==> design.v <==
`timescale 1ns / 1ps
module chacha20_quarter#(parameter N = 32)(
    input wire [N-1:0] a,
    input wire [N-1:0] b,
    input wire [N-1:0] c,
    input wire [N-1:0] d,
    output wire [N-1:0] a_out,
    output wire [N-1:0] b_out,
    output wire [N-1:0] c_out,
    output wire [N-1:0] d_out
);
function [N-1:0] rotate_left;
    input [N-1:0] value;
    input integer amount;
    begin
        rotate_left = (value << amount) | (value >> (32 - amount));
    end
endfunction
wire [N-1:0] a1, b1, c1, d1;
wire [N-1:0] a2, b2, c2, d2;
assign a1 = a + b;
assign d1 = rotate_left(d ^ a1, 16);
assign c1 = c + d1;
assign b1 = rotate_left(b ^ c1, 12);
assign a2 = a1 + b1;
assign d2 = rotate_left(d1 ^ a2, 8);
assign c2 = c1 + d2;
assign b2 = rotate_left(b1 ^ c2, 7);
assign a_out = a2;
assign b_out = b2;
assign c_out = c2;
assign d_out = d2;
endmodule
`timescale 1ns / 1ps
module multiple_rounds#(parameter N = 32, parameter M= 20)(
  input clk, input rst,
  input wire [N-1:0] a,
  input wire [N-1:0] b,
  input wire [N-1:0] c,
  input wire [N-1:0] d,
  output wire [N-1:0] a_out,
  output wire [N-1:0] b_out,
  output wire [N-1:0] c_out,
  output wire [N-1:0] d_out,
  output reg ready);
  reg [N-1:0] a_hold_0;
  reg [N-1:0] b_hold_0;
  reg [N-1:0] c_hold_0;
  reg [N-1:0] d_hold_0;
  wire [N-1:0] a_next_0;
  wire [N-1:0] b_next_0;
  wire [N-1:0] c_next_0;
  wire [N-1:0] d_next_0;
  reg [N-1:0] a_hold_1;
  reg [N-1:0] b_hold_1;
  reg [N-1:0] c_hold_1;
  reg [N-1:0] d_hold_1;
  wire [N-1:0] a_next_1;
  wire [N-1:0] b_next_1;
  wire [N-1:0] c_next_1;
  wire [N-1:0] d_next_1;
  reg [N-1:0] a_hold_2;
  reg [N-1:0] b_hold_2;
  reg [N-1:0] c_hold_2;
  reg [N-1:0] d_hold_2;
  wire [N-1:0] a_next_2;
  wire [N-1:0] b_next_2;
  wire [N-1:0] c_next_2;
  wire [N-1:0] d_next_2;
  reg [N-1:0] a_hold_3;
  reg [N-1:0] b_hold_3;
  reg [N-1:0] c_hold_3;
  reg [N-1:0] d_hold_3;
  wire [N-1:0] a_next_3;
  wire [N-1:0] b_next_3;
  wire [N-1:0] c_next_3;
  wire [N-1:0] d_next_3;
  reg [N-1:0] a_hold_4;
  reg [N-1:0] b_hold_4;
  reg [N-1:0] c_hold_4;
  reg [N-1:0] d_hold_4;
  wire [N-1:0] a_next_4;
  wire [N-1:0] b_next_4;
  wire [N-1:0] c_next_4;
  wire [N-1:0] d_next_4;
  reg [N-1:0] a_hold_5;
  reg [N-1:0] b_hold_5;
  reg [N-1:0] c_hold_5;
  reg [N-1:0] d_hold_5;
  wire [N-1:0] a_next_5;
  wire [N-1:0] b_next_5;
  wire [N-1:0] c_next_5;
  wire [N-1:0] d_next_5;
  reg [N-1:0] a_hold_6;
  reg [N-1:0] b_hold_6;
  reg [N-1:0] c_hold_6;
  reg [N-1:0] d_hold_6;
  wire [N-1:0] a_next_6;
  wire [N-1:0] b_next_6;
  wire [N-1:0] c_next_6;
  wire [N-1:0] d_next_6;
  reg [N-1:0] a_hold_7;
  reg [N-1:0] b_hold_7;
  reg [N-1:0] c_hold_7;
  reg [N-1:0] d_hold_7;
  wire [N-1:0] a_next_7;
  wire [N-1:0] b_next_7;
  wire [N-1:0] c_next_7;
  wire [N-1:0] d_next_7;
  reg [N-1:0] a_hold_8;
  reg [N-1:0] b_hold_8;
  reg [N-1:0] c_hold_8;
  reg [N-1:0] d_hold_8;
  wire [N-1:0] a_next_8;
  wire [N-1:0] b_next_8;
  wire [N-1:0] c_next_8;
  wire [N-1:0] d_next_8;
  reg [N-1:0] a_hold_9;
  reg [N-1:0] b_hold_9;
  reg [N-1:0] c_hold_9;
  reg [N-1:0] d_hold_9;
  wire [N-1:0] a_next_9;
  wire [N-1:0] b_next_9;
  wire [N-1:0] c_next_9;
  wire [N-1:0] d_next_9;
  reg [N-1:0] a_hold_10;
  reg [N-1:0] b_hold_10;
  reg [N-1:0] c_hold_10;
  reg [N-1:0] d_hold_10;
  reg [4:0] count;
  reg [4:0] count_next;
  chacha20_quarter rounds_dut0(.a(a_hold_0),.b(b_hold_0),
                              .c(c_hold_0),.d(d_hold_0),
                              .a_out(a_next_0),.b_out(b_next_0),
                              .c_out(c_next_0),.d_out(d_next_0));
  chacha20_quarter rounds_dut1(.a(a_hold_1),.b(b_hold_1),
                              .c(c_hold_1),.d(d_hold_1),
                              .a_out(a_next_1),.b_out(b_next_1),
                              .c_out(c_next_1),.d_out(d_next_1));
  chacha20_quarter rounds_dut2(.a(a_hold_2),.b(b_hold_2),
                              .c(c_hold_2),.d(d_hold_2),
                              .a_out(a_next_2),.b_out(b_next_2),
                              .c_out(c_next_2),.d_out(d_next_2));
  chacha20_quarter rounds_dut3(.a(a_hold_3),.b(b_hold_3),
                              .c(c_hold_3),.d(d_hold_3),
                              .a_out(a_next_3),.b_out(b_next_3),
                              .c_out(c_next_3),.d_out(d_next_3));
  chacha20_quarter rounds_dut4(.a(a_hold_4),.b(b_hold_4),
                              .c(c_hold_4),.d(d_hold_4),
                              .a_out(a_next_4),.b_out(b_next_4),
                              .c_out(c_next_4),.d_out(d_next_4));
  chacha20_quarter rounds_dut5(.a(a_hold_5),.b(b_hold_5),
                              .c(c_hold_5),.d(d_hold_5),
                              .a_out(a_next_5),.b_out(b_next_5),
                              .c_out(c_next_5),.d_out(d_next_5)); 
  chacha20_quarter rounds_dut6(.a(a_hold_6),.b(b_hold_6),
                              .c(c_hold_6),.d(d_hold_6),
                              .a_out(a_next_6),.b_out(b_next_6),
                              .c_out(c_next_6),.d_out(d_next_6));   
  chacha20_quarter rounds_dut7(.a(a_hold_7),.b(b_hold_7),
                              .c(c_hold_7),.d(d_hold_7),
                              .a_out(a_next_7),.b_out(b_next_7),
                              .c_out(c_next_7),.d_out(d_next_7)); 
  chacha20_quarter rounds_dut8(.a(a_hold_8),.b(b_hold_8),
                              .c(c_hold_8),.d(d_hold_8),
                              .a_out(a_next_8),.b_out(b_next_8),
                              .c_out(c_next_8),.d_out(d_next_8));
  chacha20_quarter rounds_dut9(.a(a_hold_9),.b(b_hold_9),
                              .c(c_hold_9),.d(d_hold_9),
                              .a_out(a_next_9),.b_out(b_next_9),
                              .c_out(c_next_9),.d_out(d_next_9));                                                     
  always@(posedge clk or negedge rst)begin
    if(~rst)begin
      a_hold_0 <= 'b0;
      b_hold_0 <= 'b0;
      c_hold_0 <= 'b0;
      d_hold_0 <= 'b0;
    end
    else begin
      a_hold_0 <= a;
      b_hold_0 <= b;
      c_hold_0 <= c;
      d_hold_0 <= d;
    end
  end
  always@(posedge clk or negedge rst)begin
    if(~rst)begin
      a_hold_1 <= 'b0;
      b_hold_1 <= 'b0;
      c_hold_1 <= 'b0;
      d_hold_1 <= 'b0;
    end
    else begin
      a_hold_1 <= a_next_0;
      b_hold_1 <= b_next_0;
      c_hold_1 <= c_next_0;
      d_hold_1 <= d_next_0;
    end
  end
  always@(posedge clk or negedge rst)begin
    if(~rst)begin
      a_hold_2 <= 'b0;
      b_hold_2 <= 'b0;
      c_hold_2 <= 'b0;
      d_hold_2 <= 'b0;
    end
    else begin
      a_hold_2 <= a_next_1;
      b_hold_2 <= b_next_1;
      c_hold_2 <= c_next_1;
      d_hold_2 <= d_next_1;
    end
  end
  always@(posedge clk or negedge rst)begin
    if(~rst)begin
      a_hold_3 <= 'b0;
      b_hold_3 <= 'b0;
      c_hold_3 <= 'b0;
      d_hold_3 <= 'b0;
    end
    else begin
      a_hold_3 <= a_next_2;
      b_hold_3 <= b_next_2;
      c_hold_3 <= c_next_2;
      d_hold_3 <= d_next_2;
    end
  end
  always@(posedge clk or negedge rst)begin
    if(~rst)begin
      a_hold_4 <= 'b0;
      b_hold_4 <= 'b0;
      c_hold_4 <= 'b0;
      d_hold_4 <= 'b0;
    end
    else begin
      a_hold_4 <= a_next_3;
      b_hold_4 <= b_next_3;
      c_hold_4 <= c_next_3;
      d_hold_4 <= d_next_3;
    end
  end
  always@(posedge clk or negedge rst)begin
    if(~rst)begin
      a_hold_5 <= 'b0;
      b_hold_5 <= 'b0;
      c_hold_5 <= 'b0;
      d_hold_5 <= 'b0;
    end
    else begin
      a_hold_5 <= a_next_4;
      b_hold_5 <= b_next_4;
      c_hold_5 <= c_next_4;
      d_hold_5 <= d_next_4;
    end
  end 
  always@(posedge clk or negedge rst)begin
    if(~rst)begin
      a_hold_6 <= 'b0;
      b_hold_6 <= 'b0;
      c_hold_6 <= 'b0;
      d_hold_6 <= 'b0;
    end
    else begin
      a_hold_6 <= a_next_5;
      b_hold_6 <= b_next_5;
      c_hold_6 <= c_next_5;
      d_hold_6 <= d_next_5;
    end
  end 
  always@(posedge clk or negedge rst)begin
    if(~rst)begin
      a_hold_7 <= 'b0;
      b_hold_7 <= 'b0;
      c_hold_7 <= 'b0;
      d_hold_7 <= 'b0;
    end
    else begin
      a_hold_7 <= a_next_6;
      b_hold_7 <= b_next_6;
      c_hold_7 <= c_next_6;
      d_hold_7 <= d_next_6;
    end
  end 
  always@(posedge clk or negedge rst)begin
    if(~rst)begin
      a_hold_8 <= 'b0;
      b_hold_8 <= 'b0;
      c_hold_8 <= 'b0;
      d_hold_8 <= 'b0;
    end
    else begin
      a_hold_8 <= a_next_7;
      b_hold_8 <= b_next_7;
      c_hold_8 <= c_next_7;
      d_hold_8 <= d_next_7;
    end
  end
  always@(posedge clk or negedge rst)begin
    if(~rst)begin
      a_hold_9 <= 'b0;
      b_hold_9 <= 'b0;
      c_hold_9 <= 'b0;
      d_hold_9 <= 'b0;
    end
    else begin
      a_hold_9 <= a_next_8;
      b_hold_9 <= b_next_8;
      c_hold_9 <= c_next_8;
      d_hold_9 <= d_next_8;
    end
  end
  always@(posedge clk or negedge rst)begin
    if(~rst)begin
      a_hold_10 <= 'b0;
      b_hold_10 <= 'b0;
      c_hold_10 <= 'b0;
      d_hold_10 <= 'b0;
      ready <= 'b0;
    end
    else begin
      a_hold_10 <= a_next_9;
      b_hold_10 <= b_next_9;
      c_hold_10 <= c_next_9;
      d_hold_10 <= d_next_9;
      ready <= 1'b1;
    end
  end
  assign a_out = a_hold_10;
  assign b_out = b_hold_10;
  assign c_out = c_hold_10;
  assign d_out = d_hold_10;
endmodule
==> run.sh <==
#!/bin/bash
# the make line also repeats each setting of config.mk as NAME=value (left out here)
make -C /OpenROAD-flow-scripts/flow DESIGN_CONFIG=/design/flow/config.mk WORK_HOME=/design/flow/orfs CLKGATE_MAP_FILE= finish
==> config.mk <==
export PLATFORM = sky130hd
export DESIGN_NAME = multiple_rounds
export DESIGN_NICKNAME = multiple_rounds
export VERILOG_FILES = /design/flow/design.v
export SDC_FILE = /design/flow/constraint.sdc
export NUM_CORES = 4
export LEC_CHECK = 0
export CAP_MARGIN = 40
export CELL_PAD_IN_SITES_GLOBAL_PLACEMENT = 2
export CORE_ASPECT_RATIO = 0.92
export CORE_MARGIN = 2
export CORE_UTILIZATION = 40
export MAX_ROUTING_LAYER = met5
export MIN_ROUTING_LAYER = met2
export SLEW_MARGIN = 5
export TNS_END_PERCENT = 55
==> constraint.sdc <==
create_clock -name core_clock -period 25.7 [get_ports {clk}]
set_input_delay 5.1400 -clock core_clock [delete_from_list [all_inputs] [get_ports {clk}]]
set_output_delay 5.1400 -clock core_clock [all_outputs]
set_load 0.01 [all_outputs]
==> results.cfg, run 1 <==
; generated from flow reports
[status]
status = did not finish
haltStage = global routing (5_1_grt)
firstError = [ERROR GRT-0116] Global routing finished with congestion. Check the congestion regions in the DRC Viewer.

[synth]
syn-instance-count = 10643
syn_avg_cell_area_sq_um = 9.90
simple_gate_area_frac = 0.0904
synth-seq-cells = 1409
top_cell_area_share = 0.335
most_common_cell = xor2_1
ys_cells = 10643
synth_area_sq_um = 105000
ys.warnings.count = 2
fp_nets = 12079
xor_share = 0.209
ff_type = dfrtp_1
edf_count = 0
synth-async-reset-ratio = 1.00
synthTopCellsByCount = xor2_1, dfrtp_1, ha_1
largest_area_cell = dfrtp_1
yosysUniqueCellTypes = 101
ys_area_sq_um = 105000
yosys.area_share.adder = 0.158
topCellsByArea = dfrtp_1, ha_1, xor2_1
synthAoiAreaFrac = 0.194
mux_area_frac = 0.000285
yosys.stat.seqShare = 0.335
synth.comb.largest_family = XOR/XNOR gates

[cts]
cts_hold_buf = 0
clockRootBuffer = clkbuf_16
htree_levels = 4
cts_resized = 0
cts_buffers = 172
clock_tree.buffer_depth = 4
cts_sinks = 1409
post_cts_buffers = 0

[floorplanning]
initial_utilization = 0.402
die_width_microns = 539
chip_area_sq_um = 267000
rows = 180
pin_count = 259
core_sq_um = 262000
die_h_microns = 496

[place]
portBuffers = 258
hpwl_mm = 405
gp_congestion = 1.24

[global_routing]
track_usage = 0.610
overflow = 142
## metrics by stage
step / hold slack (ns) / instance area [sq um] / std cells / setup WS, ns / utilization
4_1_cts: 0.679 / 119000 / 14752 / 9.67 / 0.455
3_5_place_dp: 0.685 / 113000 / 14450 / 9.71 / 0.433
3_3_place_gp: 0.684 / 112000 / 14354 / 9.72 / 0.429
2_1_floorplan: 0.586 / 105000 / 10643 / 15.32 / -
## metal layers
layer / global-route usage / GRT overflow
met4: 0.267 / 2
met3: 0.779 / 120
met5: 0.532 / 16
met2: 0.642 / 4
met1: - / -
==> run 2: changes to the inputs <==
- CAP_MARGIN: 40 -> 20
- CELL_PAD_IN_SITES_DETAIL_PLACEMENT: unset -> 2
- CORE_ASPECT_RATIO: 0.92 -> 1.23
- CORE_UTILIZATION: 40 -> 25
- CTS_CLUSTER_DIAMETER: unset -> 23
- GPL_TIMING_DRIVEN: unset -> 0
- MAX_ROUTING_LAYER: met5 -> unset
- MIN_ROUTING_LAYER: met2 -> unset
- PLACE_DENSITY_LB_ADDON: unset -> 0.17
- SETUP_SLACK_MARGIN: unset -> 1.06
- SLEW_MARGIN: 5 -> 20
- TNS_END_PERCENT: 55 -> unset
- clock period: 25.7 -> 17.2 ns (I/O delays scaled with it)
==> run 2 against run 1 <==
The run now finishes clean. Synthesized cell count stayed put. Area after synthesis stayed put. Die area is 59% higher.
==> results.cfg, run 2 <==
; flow metrics
[cts]
cts_buffers = 444
htree_levels = 5
clock_tree.buffer_depth = 4
cts_sinks = 1409
clk_latency_ns = 1.01
cts_tree = built
cts_hold_buf = 0
clk_pin_slew_ns = 0.04
clockRootBuffer = clkbuf_16
cts_resized = 3
post_cts_buffers = 0

[detailed_routing]
vias = 87575
drt-total-wl_mm = 557
ant_nets = 0
first_pass_iters = 5
routedWlPerCell_microns = 32.1
first_iter_violations = 4127
via_per_inst = 5.05
drc = 0

[synth]
top_cell_area_share = 0.335
synth-async-reset-ratio = 1.00
edf_count = 0
simple_gate_area_frac = 0.0904
synth-seq-cells = 1409
synth_area_sq_um = 105000
ys_area_sq_um = 105000
xor_share = 0.209
yosys.area_share.adder = 0.158
largest_area_cell = dfrtp_1
most_common_cell = xor2_1
mux_area_frac = 0.000285
topCellsByArea = dfrtp_1, ha_1, xor2_1
ys_cells = 10643
syn_avg_cell_area_sq_um = 9.90
synthTopCellsByCount = xor2_1, dfrtp_1, ha_1
yosys.stat.seqShare = 0.335
ys.warnings.count = 2
syn-instance-count = 10643
yosysUniqueCellTypes = 101
synth.comb.largest_family = XOR/XNOR gates
synthAoiAreaFrac = 0.194
ff_type = dfrtp_1
fp_nets = 12079

[sta]
final-hold-violation-count = 0
fmax_mhz = 64.6
worst_pin_slew_ns = 1.27
fin_setup_tns_ns = 0
fin_skew_ns = 0.0592
relSlewSlack = 0.147
fin_crit_sh = 0.900
setup_violations = 0
slew_violations = 0
min_period_ns = 15.48
worst_slack_ns = 1.72
rsz0062_at_grt = false

[critical_path]
critPathTopFamily = AND-OR/OR-AND gates
cp_max_fo = 5
start_kind = flip-flop
cp_common_cell = a21oi_1
worstPathRequired_ns = 18.09
worst-setup-path-type = reg2reg
arrival_ns = 16.38
crit_buf_inv = 0
cpPeakStageDelay_ns = 0.91
endpoint = b_hold_9[6]
rr_startpoint = b_hold_8[0]
cp.depth = 48
r2r_slack_ns = 1.72
worstReg2RegEnd = b_hold_9[6]
cp_slowest_cell = xor2_1
crit_path_end_kind = flip-flop
startpoint = b_hold_8[0]
reg2reg_depth = 48

[worst_hold_path]
min_path_cells = 2
worstHoldEndpoint = d_hold_1[0]
min_from = d_hold_0[8]
hold_path.class = reg2reg

[final_layout]
fin_cells = 17337
final_util = 0.314
syn_to_final_growth_pct = 25.0
fin_nets = 12794
nFillCells = 45251

[place]
portBuffers = 258
gp_congestion = 0.940
pre_cts_slack_ns = 0.687
hpwl_mm = 486
placed_cells = 16498

[floorplanning]
die_h_microns = 724
chip_area_sq_um = 427000
pin_count = 259
initial_utilization = 0.251
die_width_microns = 589
rows = 264
core_sq_um = 420000

[global_routing]
first_global_vias = 98560
overflow = 0
track_usage = 0.255
grt_pass1_wl_mm = 767
grt_max_degree = 138
antenna_found_initial = 12

[run]
max-cap-violations = 0
openroad.warnings = 87

[status]
status = complete, no violations
[run 2: per-stage QoR]
| stage | hold slack [ns] | instance area (sq um) |
|---|---|---|
| 6_report | 0.709 | 132000 |
| 2_1_floorplan | 0.586 | 105000 |
| 3_5_place_dp | 0.711 | 115000 |
| 3_3_place_gp | 0.717 | 115000 |
| 5_1_grt | 0.740 | 132000 |
| 4_1_cts | 0.716 | 132000 |
[run 2: routing by layer]
layer  routed length [microns]  vias up  track usage
met5                        43        -            0
met4                     38000        6        0.152
met3                     14900     1064       0.0271
met2                    293000     1855        0.483
met1                    211000    44945        0.272
li1                          -    39705            -
[run 2: layout make-up]
type	count	area (sq um)	share of cell area
Clock inverter	271	4100	0.0311
Sequential cell	1409	35300	0.268
Clock buffer	558	12200	0.0928
Antenna cell	10	25.0	0.000190
Tap cell	5586	6990	0.0531
Timing Repair Buffer	269	2900	0.0220
Inverter	352	1320	0.0100
Buffer	39	146	0.00111
Multi-Input combinational cell	8843	68700	0.522
==> run 3: changes to the inputs <==
- CAP_MARGIN: 20 -> 25
- CELL_PAD_IN_SITES_DETAIL_PLACEMENT: 2 -> 1
- CELL_PAD_IN_SITES_GLOBAL_PLACEMENT: 2 -> unset
- CORE_ASPECT_RATIO: 1.23 -> 1.92
- CORE_MARGIN: 2 -> 7
- CORE_UTILIZATION: 25 -> 45
- CTS_CLUSTER_DIAMETER: 23 -> 119
- PLACE_DENSITY: unset -> 0.6
- PLACE_DENSITY_LB_ADDON: 0.17 -> unset
- SETUP_SLACK_MARGIN: 1.06 -> 3.28
- SLEW_MARGIN: 20 -> 25
- TNS_END_PERCENT: unset -> 5
- clock period: 17.2 -> 24.2 ns (I/O delays scaled with it)
==> run 3 against run 2 <==
Still clean on timing, DRC and antenna. Clock skew is 0.017 ns lower. First-iteration DRC count is 45% higher. Synthesized cell count stayed put. Fmax is 12% lower. Via count is 3.7% higher. Core utilization is 20 points higher. Setup slack better by 4.8 ns. Highest routed layer unchanged.
==> results.cfg, run 3 <==
; flow metrics
[status]
status = complete, no violations

[detailed_routing]
vias = 90777
drc = 0
routedWlPerCell_microns = 39.5
first_iter_violations = 5965
first_pass_iters = 6
via_per_inst = 6.33
drt-total-wl_mm = 566
ant_nets = 0

[sta]
relSlewSlack = 0.144
fin_setup_tns_ns = 0
fin_crit_sh = 0.729
setup_violations = 0
fin_skew_ns = 0.0427
worst_slack_ns = 6.57
min_period_ns = 17.63
fmax_mhz = 56.7
worst_pin_slew_ns = 1.28
final-hold-violation-count = 0
slew_violations = 0
rsz0062_at_grt = false
holdWs_ns = 0.691

[critical_path]
critPathTopFamily = AND-OR/OR-AND gates
crit_buf_inv = 1
crit_path_end_kind = flip-flop
worstPathRequired_ns = 24.89
reg2reg_depth = 45
rr_startpoint = b_hold_0[4]
worst-setup-path-type = reg2reg
cp_common_cell = a21oi_1
start_kind = flip-flop
startpoint = b_hold_0[4]
endpoint = b_hold_1[1]
r2r_slack_ns = 6.57
arrival_ns = 18.32
cpPeakStageDelay_ns = 0.97
cp.depth = 45
cp_slowest_cell = xnor2_1
worstReg2RegEnd = b_hold_1[1]
cp_max_fo = 7

[cts]
post_cts_buffers = 0
htree_levels = 4
clk_pin_slew_ns = 0.07
clock_tree.buffer_depth = 4
clk_latency_ns = 0.91
cts_sinks = 1409
cts_buffers = 150
cts_tree = built
clockRootBuffer = clkbuf_16
cts_hold_buf = 0
cts_resized = 0

[floorplanning]
rows = 246
core_sq_um = 233000
die_h_microns = 684
initial_utilization = 0.451
pin_count = 259
die_width_microns = 363
chip_area_sq_um = 249000

[worst_hold_path]
hold_path.class = reg2reg
min_from = b_hold_0[11]
worstHoldEndpoint = b_hold_1[30]
min_path_cells = 2

[global_routing]
first_global_vias = 98859
grt_busiest_layer = met2
grt_use_met3 = 0.111
overflow = 0
use_met1 = 0.351
antenna_found_initial = 35
grt_pass1_wl_mm = 778
track_usage = 0.448
grt_util_met2 = 0.770
grt_max_degree = 140

[synth]
synth_area_sq_um = 105000
largest_area_cell = dfrtp_1
top_cell_area_share = 0.335
yosys.stat.seqShare = 0.335
synthAoiAreaFrac = 0.194
synth-seq-cells = 1409
fp_nets = 12079
synthTopCellsByCount = xor2_1, dfrtp_1, ha_1
syn-instance-count = 10643
ys_cells = 10643
mux_area_frac = 0.000285
simple_gate_area_frac = 0.0904
edf_count = 0
ys_area_sq_um = 105000
xor_share = 0.209
yosysUniqueCellTypes = 101
most_common_cell = xor2_1
topCellsByArea = dfrtp_1, ha_1, xor2_1
syn_avg_cell_area_sq_um = 9.90
ff_type = dfrtp_1
synth-async-reset-ratio = 1.00
synth.comb.largest_family = XOR/XNOR gates
ys.warnings.count = 2
yosys.area_share.adder = 0.158

[final_layout]
fin_nets = 12535
syn_to_final_growth_pct = 13.6
finish.instance_area_sq_um = 120000

[run]
openroad.warnings = 90
max-cap-violations = 0

[place]
hpwl_mm = 473
gp_congestion = 1.19
postPlaceCellArea_sq_um = 113000
pre_cts_slack_ns = 7.14
portBuffers = 258
-- run 3: stage by stage --
step | std cells | util
floorplan | 10643 | -
global placement | 14001 | 0.479
detailed placement | 14035 | 0.485
CTS | 14299 | 0.508
global route | 14333 | 0.512
finish | 14352 | 0.513
-- run 3: layer usage --
| layer | wire length, microns | vias up |
|---|---|---|
| met2 | 276000 | 4001 |
| met4 | 107000 | 12 |
| met3 | 32100 | 2887 |
| met1 | 151000 | 44928 |
| met5 | 125 | - |
| li1 | - | 38949 |
-- run 3: final cells by class --
cell class                      count  area (sq um)
Fill cell                       26029        114000
Multi-Input combinational cell   8843         70400
Sequential cell                  1409         35300
Clock buffer                      180          4090
Tap cell                         3100          3880
Timing Repair Buffer              304          3330
Inverter                          352          1320
Clock inverter                     84          1090
Buffer                             39           146
Antenna cell                       41           103
==> run 4: changes to the inputs <==
- CAP_MARGIN: 25 -> 20
- CELL_PAD_IN_SITES_DETAIL_PLACEMENT: 1 -> unset
- CORE_ASPECT_RATIO: 1.92 -> unset
- CORE_MARGIN: 7 -> 2
- CORE_UTILIZATION: 45 -> 59
- CTS_CLUSTER_DIAMETER: 119 -> 268
- CTS_CLUSTER_SIZE: unset -> 97
- GPL_TIMING_DRIVEN: 0 -> unset
- SETUP_SLACK_MARGIN: 3.28 -> 1.95
- SLEW_MARGIN: 25 -> 20
- TNS_END_PERCENT: 5 -> unset
- clock period: 24.2 -> 8.77 ns (I/O delays scaled with it)
==> run 4 against run 3 <==
The flow now stops in global routing (5_1_grt). Die area decreased by 27%. Synthesized cell count unchanged. Area after synthesis unchanged.
==> results.cfg, run 4 <==
; generated from flow reports
[status]
status = did not finish
haltStage = global routing (5_1_grt)
firstError = [ERROR GRT-0116] Global routing finished with congestion. Check the congestion regions in the DRC Viewer.

[synth]
yosys.area_share.adder = 0.158
topCellsByArea = dfrtp_1, ha_1, xor2_1
synthTopCellsByCount = xor2_1, dfrtp_1, ha_1
most_common_cell = xor2_1
ys_area_sq_um = 105000
ys_cells = 10643
synth-seq-cells = 1409
synth_area_sq_um = 105000
simple_gate_area_frac = 0.0904
top_cell_area_share = 0.335
yosysUniqueCellTypes = 101
fp_nets = 12079
ys.warnings.count = 2
mux_area_frac = 0.000285
syn_avg_cell_area_sq_um = 9.90
largest_area_cell = dfrtp_1
synth-async-reset-ratio = 1.00
yosys.stat.seqShare = 0.335
xor_share = 0.209
synth.comb.largest_family = XOR/XNOR gates
edf_count = 0
ff_type = dfrtp_1
syn-instance-count = 10643
synthAoiAreaFrac = 0.194

[cts]
cts_sinks = 1409
htree_levels = 1
clock_tree.buffer_depth = 3
cts_hold_buf = 0
clockRootBuffer = clkbuf_16
cts_buffers = 18

[floorplanning]
pin_count = 259
die_h_microns = 427
die_width_microns = 427
rows = 155
core_sq_um = 178000
initial_utilization = 0.592
chip_area_sq_um = 182000

[place]
hpwl_mm = 410
gp_congestion = 1.20
portBuffers = 258
postPlaceCellArea_sq_um = 156000
pre_cts_slack_ns = -3.34

[global_routing]
track_usage = 0.792
overflow = 329
run 4: metrics by stage:
stage | std cells | TNS (ns)
floorplan | 10643 | -77.20
global placement | 18995 | -889.42
detailed placement | 18995 | -1112.13
CTS | 19551 | -631.99
run 4: what timing repair did:
item / CTS
gates resized: 1139
hold endpoints to repair: 0
pin swaps: 941
setup endpoints to repair: 1233
setup buffers: 535
run 4: routing by layer:
layer  global-route usage  overflow
met5                0.438         0
met3                0.662        22
met4                0.766       130
met1                0.786         1
met2                0.947       176
==> run 5: changes to the inputs <==
- CELL_PAD_IN_SITES_GLOBAL_PLACEMENT: unset -> 2
- CORE_ASPECT_RATIO: unset -> 0.92
- CORE_UTILIZATION: 59 -> 40
- CTS_CLUSTER_DIAMETER: 268 -> unset
- CTS_CLUSTER_SIZE: 97 -> unset
- PLACE_DENSITY: 0.6 -> unset
- SETUP_SLACK_MARGIN: 1.95 -> unset
- SLEW_MARGIN: 20 -> 25
- TNS_END_PERCENT: unset -> 55
- clock period: 8.77 -> 18.0 ns (I/O delays scaled with it)
==> run 5 against run 4 <==
Now clean on timing, DRC and antenna. Die area rose by 47%. Synthesized cell count stayed put. Area after synthesis did not move.
==> results.cfg, run 5 <==
; flow metrics
[synth]
ys_cells = 10643
largest_area_cell = dfrtp_1
synthTopCellsByCount = xor2_1, dfrtp_1, ha_1
simple_gate_area_frac = 0.0904
syn-instance-count = 10643
yosys.stat.seqShare = 0.335
topCellsByArea = dfrtp_1, ha_1, xor2_1
fp_nets = 12079
ys.warnings.count = 2
synthAoiAreaFrac = 0.194
mux_area_frac = 0.000285
synth-async-reset-ratio = 1.00
syn_avg_cell_area_sq_um = 9.90
xor_share = 0.209
ff_type = dfrtp_1
most_common_cell = xor2_1
edf_count = 0
ys_area_sq_um = 105000
synth_area_sq_um = 105000
top_cell_area_share = 0.335
yosys.area_share.adder = 0.158
synth.comb.largest_family = XOR/XNOR gates
yosysUniqueCellTypes = 101
synth-seq-cells = 1409

[final_layout]
syn_to_final_growth_pct = 12.8
finish.instance_area_sq_um = 119000
flop_area_sq_um = 35300
fin_cells = 14669
nFillCells = 25010
fin_nets = 12506
comb_area_sq_um = 68700

[cts]
cts_resized = 0
post_cts_buffers = 0
cts_hold_buf = 0
cts_sinks = 1409
clock_tree.buffer_depth = 4
cts_buffers = 173
clk_latency_ns = 0.85
cts_tree = built
clk_pin_slew_ns = 0.06
htree_levels = 4
clockRootBuffer = clkbuf_16

[floorplanning]
initial_utilization = 0.402
die_h_microns = 496
die_width_microns = 539
rows = 180
chip_area_sq_um = 267000
core_sq_um = 262000
pin_count = 259

[worst_hold_path]
hold_path.class = reg2reg
min_path_cells = 2
min_from = d_hold_7[17]
worstHoldEndpoint = d_hold_8[9]

[critical_path]
critPathTopFamily = AND-OR/OR-AND gates
cpPeakStageDelay_ns = 1.12
reg2reg_depth = 46
cp.depth = 46
endpoint = b_hold_9[2]
arrival_ns = 16.78
worstReg2RegEnd = b_hold_9[2]
crit_buf_inv = 1
cp_max_fo = 5
worstPathRequired_ns = 18.66
worst-setup-path-type = reg2reg
start_kind = flip-flop
r2r_slack_ns = 1.88
crit_path_end_kind = flip-flop
rr_startpoint = b_hold_8[0]
cp_slowest_cell = a2111oi_0
startpoint = b_hold_8[0]

[global_routing]
grt_util_met2 = 0.482
grt_use_met3 = 0.0688
grt_busiest_layer = met1
use_met1 = 0.524
grt_max_degree = 164
antenna_found_initial = 43
track_usage = 0.342
grt_pass1_wl_mm = 648
overflow = 0
first_global_vias = 83671

[place]
portBuffers = 258
hpwl_mm = 406
gp_congestion = 1.02
postPlaceCellArea_sq_um = 112000
placed_cells = 14352

[detailed_routing]
vias = 87520
drt-total-wl_mm = 469
first_pass_iters = 8
routedWlPerCell_microns = 32.0
first_iter_violations = 10422
ant_nets = 0
via_per_inst = 5.97
drc = 0

[sta]
rsz0062_at_grt = false
worst_pin_slew_ns = 1.32
fin_crit_sh = 0.896
relSlewSlack = 0.112
fin_skew_ns = 0.0487
fin_setup_tns_ns = 0
min_period_ns = 16.12
setup_violations = 0
slew_violations = 0
final-hold-violation-count = 0
fmax_mhz = 62.0

[status]
status = complete, no violations

[run]
openroad.warnings = 67
max-cap-violations = 0
==> run 5: final cells by class <==
type                       count  area share
clock inverter                97      0.0119
multi-input combinational   8843       0.579
timing repair buffer         291      0.0247
sequential                  1409       0.297
tap                         3458      0.0364
clock buffer                 209      0.0401
antenna                       10    0.000211
inverter                     352      0.0111
==> run 5: layer usage <==
layer | share of wire | wire (microns)
met1 | 0.48 | 227000
met2 | 0.40 | 189000
met3 | 0.084 | 39200
met4 | 0.029 | 13800
met5 | 0.00017 | 78
==> run 5: stage by stage <==
stage	setup slack [ns]	utilization	hold slack (ns)
final	1.88	0.454	0.693
after global routing	1.72	0.454	0.744
after CTS	2.78	0.453	0.705
after detailed placement	2.89	0.430	0.692
after global placement	2.77	0.429	0.683
after floorplan	7.62	-	0.586
==> run 6: changes to the inputs <==
- CELL_PAD_IN_SITES_DETAIL_PLACEMENT: unset -> 0
- CELL_PAD_IN_SITES_GLOBAL_PLACEMENT: 2 -> 3
- CORE_ASPECT_RATIO: 0.92 -> unset
- CORE_MARGIN: 2 -> 4
- CORE_UTILIZATION: 40 -> 26
- GPL_ROUTABILITY_DRIVEN: unset -> 1
- PLACE_DENSITY_LB_ADDON: unset -> 0.14
- SETUP_SLACK_MARGIN: unset -> 2.53
- SLEW_MARGIN: 25 -> 10
- TNS_END_PERCENT: 55 -> unset
- clock period: 18.0 -> 9.76 ns (I/O delays scaled with it)
==> run 6 against run 5 <==
The layout now fails its checks (setup timing). Die area up 55%. Global-route usage down 6.5 points. Non-clock buffer count up 6662. Cell area up 52%. Critical path depth up 8. Routed wire length up 27%. Via count up 26%. Core utilization down 0.55 points. Critical path type unchanged. Largest cell class unchanged.
==> results.cfg, run 6 <==
; flow metrics
[synth]
most_common_cell = xor2_1
yosysUniqueCellTypes = 101
synth-async-reset-ratio = 1.00
synth.comb.largest_family = XOR/XNOR gates
xor_share = 0.209
syn-instance-count = 10643
ys_area_sq_um = 105000
ff_type = dfrtp_1
topCellsByArea = dfrtp_1, ha_1, xor2_1
ys.warnings.count = 2
yosys.area_share.adder = 0.158
largest_area_cell = dfrtp_1
synth_area_sq_um = 105000
synth-seq-cells = 1409
edf_count = 0
ys_cells = 10643
simple_gate_area_frac = 0.0904
synthTopCellsByCount = xor2_1, dfrtp_1, ha_1
top_cell_area_share = 0.335
yosys.stat.seqShare = 0.335
fp_nets = 12079
syn_avg_cell_area_sq_um = 9.90
mux_area_frac = 0.000285
synthAoiAreaFrac = 0.194

[critical_path]
reg2reg_depth = 54
startpoint = b_hold_8[4]
crit_buf_inv = 12
cpPeakStageDelay_ns = 0.53
r2r_slack_ns = -1.45
endpoint = b_hold_9[6]
crit_path_end_kind = flip-flop
cp_max_fo = 4
critPathTopFamily = AND-OR/OR-AND gates
arrival_ns = 11.99
cp.depth = 54
rr_startpoint = b_hold_8[4]
cp_common_cell = buf_4
worstReg2RegEnd = b_hold_9[6]
cp_slowest_cell = dfrtp_2
start_kind = flip-flop
worst-setup-path-type = reg2reg
worstPathRequired_ns = 10.54

[sta]
worst_pin_slew_ns = 1.00
worst_slack_ns = -1.45
fin_crit_sh = 1.15
slew_violations = 0
min_period_ns = 11.21
fmax_mhz = 89.2
setup_violations = 492
relSlewSlack = 0.325
fin_skew_ns = 0.0716
fin_setup_tns_ns = -335.22
holdWs_ns = 0.759
final-hold-violation-count = 0
rsz0062_at_grt = true

[cts]
cts_sinks = 1409
htree_levels = 4
clk_latency_ns = 0.93
cts_hold_buf = 0
cts_tree = built
cts_buffers = 182
clk_pin_slew_ns = 0.06
clock_tree.buffer_depth = 4
clockRootBuffer = clkbuf_16

[global_routing]
first_global_vias = 115213
use_met1 = 0.404
grt_util_met2 = 0.439
track_usage = 0.277
antenna_found_initial = 36
grt_pass1_wl_mm = 834
overflow = 0
grt_use_met3 = 0.0297
grt_busiest_layer = met2
grt_max_degree = 142

[final_layout]
syn_to_final_growth_pct = 71.6
finish.instance_area_sq_um = 181000
nFillCells = 39146
final_util = 0.448
fin_cells = 23308
fin_nets = 19177

[place]
hpwl_mm = 517
gp_congestion = 0.992
portBuffers = 258
postPlaceCellArea_sq_um = 163000
pre_cts_slack_ns = -3.48
placed_cells = 22526

[detailed_routing]
drt-total-wl_mm = 593
vias = 110405
first_pass_iters = 6
routedWlPerCell_microns = 25.5
ant_nets = 0
via_per_inst = 4.74
drc = 0
first_iter_violations = 7522

[run]
max-cap-violations = 0
openroad.warnings = 80

[floorplanning]
chip_area_sq_um = 415000
core_sq_um = 403000
initial_utilization = 0.261
die_width_microns = 644
pin_count = 259
die_h_microns = 644
rows = 233

[worst_hold_path]
min_path_cells = 2
worstHoldEndpoint = a_hold_7[0]
min_from = a_hold_6[0]
hold_path.class = reg2reg

[status]
status = failed layout checks
so.violations = setup timing
==> run 6: repair_timing <==
item | in CTS | in global routing
endpoints found under the setup margin | 1223 | 1205
gates cloned | 0 | 0
resized | 919 | 448
setup buffers | 301 | 135
pin swaps | 596 | 395
==> run 6: area by class of cell <==
| cell class | instances | area [sq um] | share of cell area |
|---|---|---|---|
| antenna | 10 | 25.0 | 0.000138 |
| clock buffer | 234 | 5040 | 0.0279 |
| clock inverter | 102 | 1390 | 0.00766 |
| inverter | 352 | 1320 | 0.00731 |
| multi-input combinational | 8843 | 77200 | 0.427 |
| sequential | 1409 | 35300 | 0.195 |
| tap | 5405 | 6760 | 0.0374 |
| timing repair buffer | 6953 | 53700 | 0.297 |
==> run 6: layer usage <==
metal,up-vias,part of all wire,routed length [microns]
met3,551,0.044,25900
met2,2495,0.45,264000
met4,6,0.025,15100
li1,52273,-,-
met5,-,0.000081,48
met1,55080,0.49,288000
==> run 7: changes to the inputs <==
- ABC_AREA: unset -> 1
- CAP_MARGIN: 20 -> 15
- CELL_PAD_IN_SITES_DETAIL_PLACEMENT: 0 -> unset
- CELL_PAD_IN_SITES_GLOBAL_PLACEMENT: 3 -> unset
- CORE_ASPECT_RATIO: unset -> 0.5
- CORE_MARGIN: 4 -> 2
- CORE_UTILIZATION: 26 -> 69
- CTS_CLUSTER_DIAMETER: unset -> 265
- CTS_CLUSTER_SIZE: unset -> 95
- GPL_ROUTABILITY_DRIVEN: 1 -> unset
- PLACE_DENSITY: unset -> 0.35
- PLACE_DENSITY_LB_ADDON: 0.14 -> unset
- SETUP_SLACK_MARGIN: 2.53 -> -0.35
- SLEW_MARGIN: 10 -> 20
- TNS_END_PERCENT: unset -> 15
- clock period: 9.76 -> 8.23 ns (I/O delays scaled with it)
==> run 7 against run 6 <==
Die area decreased by 56%. Area after synthesis increased by 17%. Synthesized cell count increased by 56%. The flow now stops in global routing (5_1_grt).
==> results.cfg, run 7 <==
; generated from flow reports
[cts]
clock_tree.buffer_depth = 3
cts_buffers = 18
htree_levels = 1
clockRootBuffer = clkbuf_16
cts_hold_buf = 0
cts_sinks = 1409

[synth]
synthTopCellsByCount = nand2_1, inv_1, dfrtp_1
largest_area_cell = dfrtp_1
most_common_cell = nand2_1
synth_area_sq_um = 123000
syn-instance-count = 16584
ys.warnings.count = 2
fp_nets = 18020
synth.comb.largest_family = simple AND/OR/NAND/NOR gates
ys_cells = 16584
edf_count = 0
mux_area_frac = 0
yosysUniqueCellTypes = 68
syn_avg_cell_area_sq_um = 7.43
yosys.stat.seqShare = 0.286
yosys.area_share.adder = 0.135
ff_type = dfrtp_1
synth-async-reset-ratio = 1.00
simple_gate_area_frac = 0.240
topCellsByArea = dfrtp_1, ha_1, nand2_1
ys_area_sq_um = 123000
synth-seq-cells = 1409
xor_share = 0.143
top_cell_area_share = 0.286
synthAoiAreaFrac = 0.129

[floorplanning]
chip_area_sq_um = 182000
rows = 109
die_width_microns = 602
pin_count = 259
core_sq_um = 177000
die_h_microns = 303
initial_utilization = 0.696

[status]
status = did not finish
haltStage = global routing (5_1_grt)
firstError = [ERROR GRT-0232] Routing congestion too high. Check the congestion heatmap in the GUI.

[global_routing]
track_usage = 0.694
overflow = 1

[place]
gp_congestion = 1.29
postPlaceCellArea_sq_um = 157000
hpwl_mm = 494
portBuffers = 258
==> run 7: per-stage QoR <==
step,utilization,instances,setup slack [ns]
3_5_place_dp,0.889,23008,-1.49
2_1_floorplan,-,16584,0.563
3_3_place_gp,0.889,23008,-1.29
4_1_cts,0.902,23071,-0.449
==> run 7: timing repair <==
action / in CTS
setup buffers: 47
pin swaps: 63
gates resized: 307
endpoints found under the setup margin: 424
==> run 7: routing by layer <==
layer	track usage	GRT overflow
met4	0.686	0
met1	0.701	0
met2	0.900	1
met3	0.495	0
met5	0.206	0
==> run 8: changes to the inputs <==
- CAP_MARGIN: 15 -> 25
- CELL_PAD_IN_SITES_DETAIL_PLACEMENT: unset -> 0
- CELL_PAD_IN_SITES_GLOBAL_PLACEMENT: unset -> 2
- CORE_ASPECT_RATIO: 0.5 -> 0.92
- CORE_MARGIN: 2 -> 8
- CORE_UTILIZATION: 69 -> 53
- CTS_CLUSTER_DIAMETER: 265 -> 186
- CTS_CLUSTER_SIZE: 95 -> 89
- GPL_ROUTABILITY_DRIVEN: unset -> 1
- GPL_TIMING_DRIVEN: unset -> 1
- HOLD_SLACK_MARGIN: unset -> 0.29
- MAX_ROUTING_LAYER: unset -> met4
- PLACE_DENSITY: 0.35 -> unset
- SETUP_SLACK_MARGIN: -0.35 -> unset
- TNS_END_PERCENT: 15 -> 40
- clock period: 8.23 -> 20.5 ns (I/O delays scaled with it)
==> run 8 against run 7 <==
The run fails in global placement (3_3_place_gp). Area after synthesis unchanged. Synthesized cell count unchanged. Die area up 36%.
==> results.cfg, run 8 <==
; generated from flow reports
[status]
status = did not finish
haltStage = global placement (3_3_place_gp)
firstError = [ERROR GPL-0301] Utilization 101.607 % exceeds 100%.

[synth]
synthTopCellsByCount = nand2_1, inv_1, dfrtp_1
syn_avg_cell_area_sq_um = 7.43
synthAoiAreaFrac = 0.129
ys_cells = 16584
mux_area_frac = 0
ys.warnings.count = 2
topCellsByArea = dfrtp_1, ha_1, nand2_1
fp_nets = 18020
synth.comb.largest_family = simple AND/OR/NAND/NOR gates
xor_share = 0.143
most_common_cell = nand2_1
top_cell_area_share = 0.286
synth-seq-cells = 1409
yosysUniqueCellTypes = 68
edf_count = 0
ys_area_sq_um = 123000
synth_area_sq_um = 123000
yosys.stat.seqShare = 0.286
syn-instance-count = 16584
yosys.area_share.adder = 0.135
ff_type = dfrtp_1
simple_gate_area_frac = 0.240
largest_area_cell = dfrtp_1
synth-async-reset-ratio = 1.00

[floorplanning]
core_sq_um = 232000
pin_count = 259
initial_utilization = 0.531
die_h_microns = 479
rows = 170
chip_area_sq_um = 248000
die_width_microns = 519
==> run 9: changes to the inputs <==
- ABC_AREA: 1 -> unset
- CAP_MARGIN: 25 -> 20
- CELL_PAD_IN_SITES_DETAIL_PLACEMENT: 0 -> unset
- CELL_PAD_IN_SITES_GLOBAL_PLACEMENT: 2 -> unset
- CORE_ASPECT_RATIO: 0.92 -> unset
- CORE_MARGIN: 8 -> 2
- CORE_UTILIZATION: 53 -> 65
- CTS_CLUSTER_DIAMETER: 186 -> 268
- CTS_CLUSTER_SIZE: 89 -> 97
- GPL_ROUTABILITY_DRIVEN: 1 -> unset
- GPL_TIMING_DRIVEN: 1 -> unset
- HOLD_SLACK_MARGIN: 0.29 -> unset
- MAX_ROUTING_LAYER: met4 -> unset
- PLACE_DENSITY: unset -> 0.42
- TNS_END_PERCENT: 40 -> unset
- clock period: 20.5 -> 8.77 ns (I/O delays scaled with it)
==> run 9 against run 8 <==
The run fails in clock tree synthesis (4_1_cts). Die area fell by 33%. Synthesized cell count is 36% lower. Area after synthesis fell by 15%.
==> results.cfg, run 9 <==
; generated from flow reports
[synth]
synth.comb.largest_family = XOR/XNOR gates
top_cell_area_share = 0.335
most_common_cell = xor2_1
largest_area_cell = dfrtp_1
mux_area_frac = 0.000285
ys_cells = 10643
fp_nets = 12079
simple_gate_area_frac = 0.0904
synthTopCellsByCount = xor2_1, dfrtp_1, ha_1
xor_share = 0.209
edf_count = 0
yosys.area_share.adder = 0.158
synthAoiAreaFrac = 0.194
yosys.stat.seqShare = 0.335
ys_area_sq_um = 105000
syn_avg_cell_area_sq_um = 9.90
synth-seq-cells = 1409
ys.warnings.count = 2
yosysUniqueCellTypes = 101
synth_area_sq_um = 105000
ff_type = dfrtp_1
syn-instance-count = 10643
synth-async-reset-ratio = 1.00
topCellsByArea = dfrtp_1, ha_1, xor2_1

[place]
hpwl_mm = 483
gp_congestion = 1.22
pre_cts_slack_ns = -4.00
portBuffers = 258

[floorplanning]
pin_count = 259
die_width_microns = 407
die_h_microns = 407
chip_area_sq_um = 165000
core_sq_um = 161000
rows = 147
initial_utilization = 0.655

[status]
firstError = [ERROR DPL-0038] Utilization greater than 100%, impossible to legalize
haltStage = clock tree synthesis (4_1_cts)
status = did not finish
-- run 9: stage by stage --
stage	std cells	utilization	cell area, sq um	hold slack, ns
2_1_floorplan	10643	-	108000	0.583
3_3_place_gp	18604	0.962	155000	0.695
3_5_place_dp	18604	0.962	155000	0.726
==> run 10: changes to the inputs <==
- CAP_MARGIN: 20 -> 25
- CELL_PAD_IN_SITES_DETAIL_PLACEMENT: unset -> 0
- CORE_ASPECT_RATIO: unset -> 1.18
- CORE_UTILIZATION: 65 -> 69
- CTS_CLUSTER_DIAMETER: 268 -> unset
- CTS_CLUSTER_SIZE: 97 -> unset
- GPL_TIMING_DRIVEN: unset -> 1
- MAX_ROUTING_LAYER: unset -> met5
- PLACE_DENSITY: 0.42 -> unset
- PLACE_DENSITY_LB_ADDON: unset -> 0.01
- clock period: 8.77 -> 12.0 ns (I/O delays scaled with it)
==> run 10 against run 9 <==
The run fails in global routing (5_1_grt). Area after synthesis unchanged. Die area decreased by 5.7%. Synthesized cell count unchanged.
==> results.cfg, run 10 <==
; generated from flow reports
[floorplanning]
rows = 155
die_h_microns = 428
die_width_microns = 364
core_sq_um = 151000
initial_utilization = 0.695
chip_area_sq_um = 156000
pin_count = 259

[synth]
fp_nets = 12079
yosys.area_share.adder = 0.158
ys_area_sq_um = 105000
synth-seq-cells = 1409
largest_area_cell = dfrtp_1
topCellsByArea = dfrtp_1, ha_1, xor2_1
yosys.stat.seqShare = 0.335
xor_share = 0.209
synth.comb.largest_family = XOR/XNOR gates
ys.warnings.count = 2
ys_cells = 10643
edf_count = 0
ff_type = dfrtp_1
syn_avg_cell_area_sq_um = 9.90
top_cell_area_share = 0.335
synthAoiAreaFrac = 0.194
mux_area_frac = 0.000285
synth-async-reset-ratio = 1.00
yosysUniqueCellTypes = 101
synth_area_sq_um = 105000
syn-instance-count = 10643
synthTopCellsByCount = xor2_1, dfrtp_1, ha_1
simple_gate_area_frac = 0.0904
most_common_cell = xor2_1

[place]
hpwl_mm = 353
placed_cells = 13686
gp_congestion = 1.20
portBuffers = 258

[cts]
clockRootBuffer = clkbuf_16
cts_sinks = 1409
clock_tree.buffer_depth = 3
htree_levels = 4
cts_buffers = 143

[status]
haltStage = global routing (5_1_grt)
firstError = [ERROR GRT-0116] Global routing finished with congestion. Check the congestion regions in the DRC Viewer.
status = did not finish

[global_routing]
overflow = 62
track_usage = 0.608
[run 10: layer usage]
metal | GRT overflow | global-route usage
met3 | 2 | 0.364
met5 | 0 | 0.0678
met2 | 35 | 0.822
met1 | 0 | 0.631
met4 | 25 | 0.606
[run 10: per-stage QoR]
stage / setup slack [ns] / area (sq um) / TNS, ns
3_3_place_gp: -0.648 / 116000 / -1.41
3_5_place_dp: -0.733 / 116000 / -5.44
2_1_floorplan: 1.62 / 105000 / 0
4_1_cts: -0.0641 / 122000 / -0.0641
[run 10: timing repair]
action / 4_1_cts
endpoints found under the setup margin: 115
setup buffers: 15
hold buffers: 0
pin swaps: 14
resized: 73
cloned: 0
==> run 11: changes to the inputs <==
- ABC_AREA: unset -> 1
- CAP_MARGIN: 25 -> 15
- CELL_PAD_IN_SITES_DETAIL_PLACEMENT: 0 -> unset
- CORE_ASPECT_RATIO: 1.18 -> 0.5
- CTS_CLUSTER_DIAMETER: unset -> 265
- CTS_CLUSTER_SIZE: unset -> 95
- GPL_TIMING_DRIVEN: 1 -> unset
- MAX_ROUTING_LAYER: met5 -> unset
- PLACE_DENSITY: unset -> 0.42
- PLACE_DENSITY_LB_ADDON: 0.01 -> unset
- SETUP_SLACK_MARGIN: unset -> -0.35
- TNS_END_PERCENT: unset -> 15
- clock period: 12.0 -> 8.08 ns (I/O delays scaled with it)
==> run 11 against run 10 <==
The run again fails in global routing (5_1_grt). Die area increased by 17%. Area after synthesis increased by 17%. Synthesized cell count increased by 56%.
==> results.cfg, run 11 <==
; generated from flow reports
[status]
status = did not finish
haltStage = global routing (5_1_grt)
firstError = [ERROR GRT-0116] Global routing finished with congestion. Check the congestion regions in the DRC Viewer.

[synth]
largest_area_cell = dfrtp_1
synth.comb.largest_family = simple AND/OR/NAND/NOR gates
edf_count = 0
ff_type = dfrtp_1
synthAoiAreaFrac = 0.129
ys_cells = 16584
ys_area_sq_um = 123000
yosys.stat.seqShare = 0.286
synthTopCellsByCount = nand2_1, inv_1, dfrtp_1
mux_area_frac = 0
synth-async-reset-ratio = 1.00
simple_gate_area_frac = 0.240
syn_avg_cell_area_sq_um = 7.43
ys.warnings.count = 2
yosys.area_share.adder = 0.135
fp_nets = 18020
yosysUniqueCellTypes = 68
synth-seq-cells = 1409
xor_share = 0.143
most_common_cell = nand2_1
syn-instance-count = 16584
topCellsByArea = dfrtp_1, ha_1, nand2_1
top_cell_area_share = 0.286
synth_area_sq_um = 123000

[floorplanning]
core_sq_um = 177000
initial_utilization = 0.696
pin_count = 259
rows = 109
die_width_microns = 602
chip_area_sq_um = 182000
die_h_microns = 303

[cts]
clock_tree.buffer_depth = 3
htree_levels = 1
cts_sinks = 1409
clockRootBuffer = clkbuf_16
cts_buffers = 18

[place]
portBuffers = 258
placed_cells = 23642
gp_congestion = 1.29
hpwl_mm = 520

[global_routing]
overflow = 3412
track_usage = 0.916
[run 11: timing repair]
action                     in CTS
setup endpoints to repair     512
hold buffers                    0
pin swaps                     121
buffers inserted               84
resized                       552
[run 11: stage by stage]
stage                      util  hold WS (ns)  setup slack, ns  area, sq um
after CTS                 0.938         0.672           -0.407       166000
after global placement    0.917         0.701            -1.04       162000
after detailed placement  0.917         0.707            -1.34       162000
after floorplan               -         0.539            0.413       123000
[run 11: per-layer routing]
layer,GRT overflow,GRT usage
met4,1077,0.960
met1,134,0.881
met3,212,0.834
met2,1963,1.03
met5,26,0.637
==> run 12: changes to the inputs <==
- ABC_AREA: 1 -> unset
- CAP_MARGIN: 15 -> 5
- CORE_ASPECT_RATIO: 0.5 -> unset
- CORE_UTILIZATION: 69 -> 72
- CTS_CLUSTER_DIAMETER: 265 -> unset
- CTS_CLUSTER_SIZE: 95 -> unset
- HOLD_SLACK_MARGIN: unset -> -0.1
- PLACE_DENSITY: 0.42 -> 0.65
- SETUP_SLACK_MARGIN: -0.35 -> unset
- TNS_END_PERCENT: 15 -> unset
- clock period: 8.08 -> 11.4 ns (I/O delays scaled with it)
==> run 12 against run 11 <==
The flow again stops in global routing (5_1_grt). Area after synthesis down 15%. Die area down 18%. Synthesized cell count down 36%.
==> results.cfg, run 12 <==
; generated from flow reports
[status]
haltStage = global routing (5_1_grt)
firstError = [ERROR GRT-0232] Routing congestion too high. Check the congestion heatmap in the GUI.
status = did not finish

[place]
postPlaceCellArea_sq_um = 120000
pre_cts_slack_ns = -1.31
portBuffers = 258
hpwl_mm = 341
gp_congestion = 1.21

[floorplanning]
initial_utilization = 0.724
die_h_microns = 386
pin_count = 259
chip_area_sq_um = 149000
rows = 140
core_sq_um = 145000
die_width_microns = 386

[synth]
ys.warnings.count = 2
ys_area_sq_um = 105000
synth-seq-cells = 1409
synth_area_sq_um = 105000
mux_area_frac = 0.000285
syn_avg_cell_area_sq_um = 9.90
largest_area_cell = dfrtp_1
fp_nets = 12079
yosys.area_share.adder = 0.158
edf_count = 0
topCellsByArea = dfrtp_1, ha_1, xor2_1
ys_cells = 10643
simple_gate_area_frac = 0.0904
synth.comb.largest_family = XOR/XNOR gates
synthAoiAreaFrac = 0.194
syn-instance-count = 10643
most_common_cell = xor2_1
yosysUniqueCellTypes = 101
synth-async-reset-ratio = 1.00
yosys.stat.seqShare = 0.335
ff_type = dfrtp_1
xor_share = 0.209
top_cell_area_share = 0.335
synthTopCellsByCount = xor2_1, dfrtp_1, ha_1

[global_routing]
track_usage = 0.726
overflow = 169

[cts]
cts_sinks = 1409
htree_levels = 4
clock_tree.buffer_depth = 3
cts_hold_buf = 0
cts_buffers = 150
clockRootBuffer = clkbuf_16
## run 12: routing by layer
metal,GRT overflow,global-route usage
met3,7,0.546
met5,0,0.183
met1,2,0.738
met4,70,0.725
met2,90,0.903
## run 12: repair_timing
action,in CTS
pin swaps,96
gates resized,265
endpoints found under the setup margin,343
buffers inserted,76
## run 12: metrics by stage
step / cells / setup TNS [ns] / hold slack [ns] / util
after floorplan: 10643 / 0 / 0.586 / -
after global placement: 14102 / -38.19 / 0.663 / 0.827
after detailed placement: 14102 / -96.88 / 0.681 / 0.827
after CTS: 14451 / 0 / 0.684 / 0.876
==> run 13: changes to the inputs <==
- CAP_MARGIN: 5 -> 25
- CELL_PAD_IN_SITES_DETAIL_PLACEMENT: unset -> 0
- CORE_ASPECT_RATIO: unset -> 1.18
- CORE_UTILIZATION: 72 -> 62
- CTS_CLUSTER_SIZE: unset -> 15
- GPL_TIMING_DRIVEN: unset -> 1
- HOLD_SLACK_MARGIN: -0.1 -> -0.01
- MAX_ROUTING_LAYER: unset -> met5
- PLACE_DENSITY: 0.65 -> unset
- PLACE_DENSITY_LB_ADDON: unset -> 0.29
- SLEW_MARGIN: 20 -> 30
- TNS_END_PERCENT: unset -> 5
- clock period: 11.4 -> 8.77 ns (I/O delays scaled with it)
==> run 13 against run 12 <==
The run fails in clock tree synthesis (4_1_cts). Synthesized cell count stayed put. Area after synthesis stayed put. Die area is 16% higher.
==> results.cfg, run 13 <==
; generated from flow reports
[status]
status = did not finish
haltStage = clock tree synthesis (4_1_cts)
firstError = [ERROR DPL-0033] detailed placement checks failed during check placement.

[floorplanning]
rows = 164
die_width_microns = 383
core_sq_um = 169000
chip_area_sq_um = 173000
initial_utilization = 0.623
pin_count = 259
die_h_microns = 452

[synth]
syn-instance-count = 10643
syn_avg_cell_area_sq_um = 9.90
most_common_cell = xor2_1
fp_nets = 12079
ff_type = dfrtp_1
xor_share = 0.209
synthTopCellsByCount = xor2_1, dfrtp_1, ha_1
ys_area_sq_um = 105000
ys_cells = 10643
yosys.area_share.adder = 0.158
top_cell_area_share = 0.335
synthAoiAreaFrac = 0.194
synth-async-reset-ratio = 1.00
largest_area_cell = dfrtp_1
edf_count = 0
yosys.stat.seqShare = 0.335
synth.comb.largest_family = XOR/XNOR gates
synth-seq-cells = 1409
yosysUniqueCellTypes = 101
simple_gate_area_frac = 0.0904
mux_area_frac = 0.000285
ys.warnings.count = 2
topCellsByArea = dfrtp_1, ha_1, xor2_1
synth_area_sq_um = 105000

[place]
portBuffers = 258
hpwl_mm = 473
pre_cts_slack_ns = -3.99
gp_congestion = 1.25
[run 13: per-stage QoR]
stage	instance area [sq um]	setup TNS, ns	hold WS (ns)	cells
detailed placement	153000	-1540.29	0.736	18612
global placement	153000	-832.63	0.704	18612
floorplan	106000	-145.11	0.585	10643
==> run 14: changes to the inputs <==
- CORE_UTILIZATION: 62 -> 58
- CTS_CLUSTER_SIZE: 15 -> unset
- HOLD_SLACK_MARGIN: -0.01 -> 0.3
- PLACE_DENSITY_LB_ADDON: 0.29 -> unset
- SLEW_MARGIN: 30 -> 20
- TNS_END_PERCENT: 5 -> unset
- clock period: 8.77 -> 9.45 ns (I/O delays scaled with it)
==> run 14 against run 13 <==
The run fails in global routing (5_1_grt). Die area increased by 6.8%. Synthesized cell count unchanged. Area after synthesis unchanged.
==> results.cfg, run 14 <==
; generated from flow reports
[synth]
simple_gate_area_frac = 0.0904
topCellsByArea = dfrtp_1, ha_1, xor2_1
ys.warnings.count = 2
ys_cells = 10643
yosysUniqueCellTypes = 101
yosys.area_share.adder = 0.158
yosys.stat.seqShare = 0.335
syn_avg_cell_area_sq_um = 9.90
synth.comb.largest_family = XOR/XNOR gates
mux_area_frac = 0.000285
synthAoiAreaFrac = 0.194
fp_nets = 12079
edf_count = 0
syn-instance-count = 10643
ff_type = dfrtp_1
xor_share = 0.209
top_cell_area_share = 0.335
most_common_cell = xor2_1
synth_area_sq_um = 105000
largest_area_cell = dfrtp_1
synthTopCellsByCount = xor2_1, dfrtp_1, ha_1
ys_area_sq_um = 105000
synth-async-reset-ratio = 1.00
synth-seq-cells = 1409

[status]
status = did not finish
haltStage = global routing (5_1_grt)
firstError = [ERROR GRT-0116] Global routing finished with congestion. Check the congestion regions in the DRC Viewer.

[floorplanning]
rows = 169
die_h_microns = 467
core_sq_um = 180000
chip_area_sq_um = 185000
initial_utilization = 0.585
pin_count = 259
die_width_microns = 396

[place]
hpwl_mm = 413
portBuffers = 258
pre_cts_slack_ns = -2.64
gp_congestion = 1.19
placed_cells = 18347

[cts]
cts_sinks = 1409
clock_tree.buffer_depth = 3
cts_hold_buf = 0
clockRootBuffer = clkbuf_16
cts_buffers = 152
htree_levels = 4

[global_routing]
overflow = 107
track_usage = 0.768
[run 14: stage by stage]
step           area (sq um)   util  hold WS [ns]
3_3_place_gp         150000  0.834         0.685
4_1_cts              162000  0.898         0.708
3_5_place_dp         150000  0.834         0.690
2_1_floorplan        107000      -         0.583
[run 14: routing by layer]
metal,track usage,GRT overflow
met1,0.748,1
met2,0.928,42
met3,0.631,4
met4,0.784,60
met5,0.377,0
[run 14: what timing repair did]
action / in CTS
gates resized: 806
pin swaps: 626
endpoints found under the hold margin: 0
endpoints found under the setup margin: 609
buffers inserted: 291
==> run 15: changes to the inputs <==
- CAP_MARGIN: 25 -> 30
- CORE_ASPECT_RATIO: 1.18 -> 1.04
- CORE_UTILIZATION: 58 -> 64
- CTS_CLUSTER_SIZE: unset -> 53
- GPL_TIMING_DRIVEN: 1 -> unset
- HOLD_SLACK_MARGIN: 0.3 -> unset
- MAX_ROUTING_LAYER: met5 -> unset
- MIN_ROUTING_LAYER: unset -> met2
- PLACE_DENSITY_LB_ADDON: unset -> 0.22
- SETUP_SLACK_MARGIN: unset -> 0.9
- clock period: 9.45 -> 27.1 ns (I/O delays scaled with it)
==> run 15 against run 14 <==
The flow again stops in global routing (5_1_grt). Die area down 9.3%. Area after synthesis stayed put. Synthesized cell count did not move.
==> results.cfg, run 15 <==
; generated from flow reports
[synth]
synth-seq-cells = 1409
yosys.area_share.adder = 0.158
synth_area_sq_um = 105000
ys_area_sq_um = 105000
largest_area_cell = dfrtp_1
syn-instance-count = 10643
synthAoiAreaFrac = 0.194
ff_type = dfrtp_1
syn_avg_cell_area_sq_um = 9.90
yosysUniqueCellTypes = 101
synth.comb.largest_family = XOR/XNOR gates
ys_cells = 10643
yosys.stat.seqShare = 0.335
ys.warnings.count = 2
synthTopCellsByCount = xor2_1, dfrtp_1, ha_1
synth-async-reset-ratio = 1.00
topCellsByArea = dfrtp_1, ha_1, xor2_1
mux_area_frac = 0.000285
top_cell_area_share = 0.335
fp_nets = 12079
edf_count = 0
simple_gate_area_frac = 0.0904
xor_share = 0.209
most_common_cell = xor2_1

[place]
gp_congestion = 1.47
hpwl_mm = 341
portBuffers = 258
postPlaceCellArea_sq_um = 111000
pre_cts_slack_ns = 12.82

[global_routing]
overflow = 1948
track_usage = 0.845

[floorplanning]
core_sq_um = 163000
die_width_microns = 402
pin_count = 259
chip_area_sq_um = 168000
initial_utilization = 0.645
die_h_microns = 418
rows = 151

[cts]
clock_tree.buffer_depth = 3
clockRootBuffer = clkbuf_16
cts_sinks = 1409
htree_levels = 4
cts_buffers = 153
post_cts_buffers = 0
cts_hold_buf = 0
cts_resized = 0

[status]
status = did not finish
haltStage = global routing (5_1_grt)
firstError = [ERROR GRT-0116] Global routing finished with congestion. Check the congestion regions in the DRC Viewer.
## run 15: stage by stage
stage | instances | hold WS [ns]
4_1_cts | 13314 | 0.676
2_1_floorplan | 10643 | 0.586
3_3_place_gp | 13028 | 0.667
3_5_place_dp | 13031 | 0.660
## run 15: layer usage
layer	GRT overflow	track usage
met5	230	0.779
met1	-	-
met3	1454	0.946
met4	113	0.663
met2	151	0.859
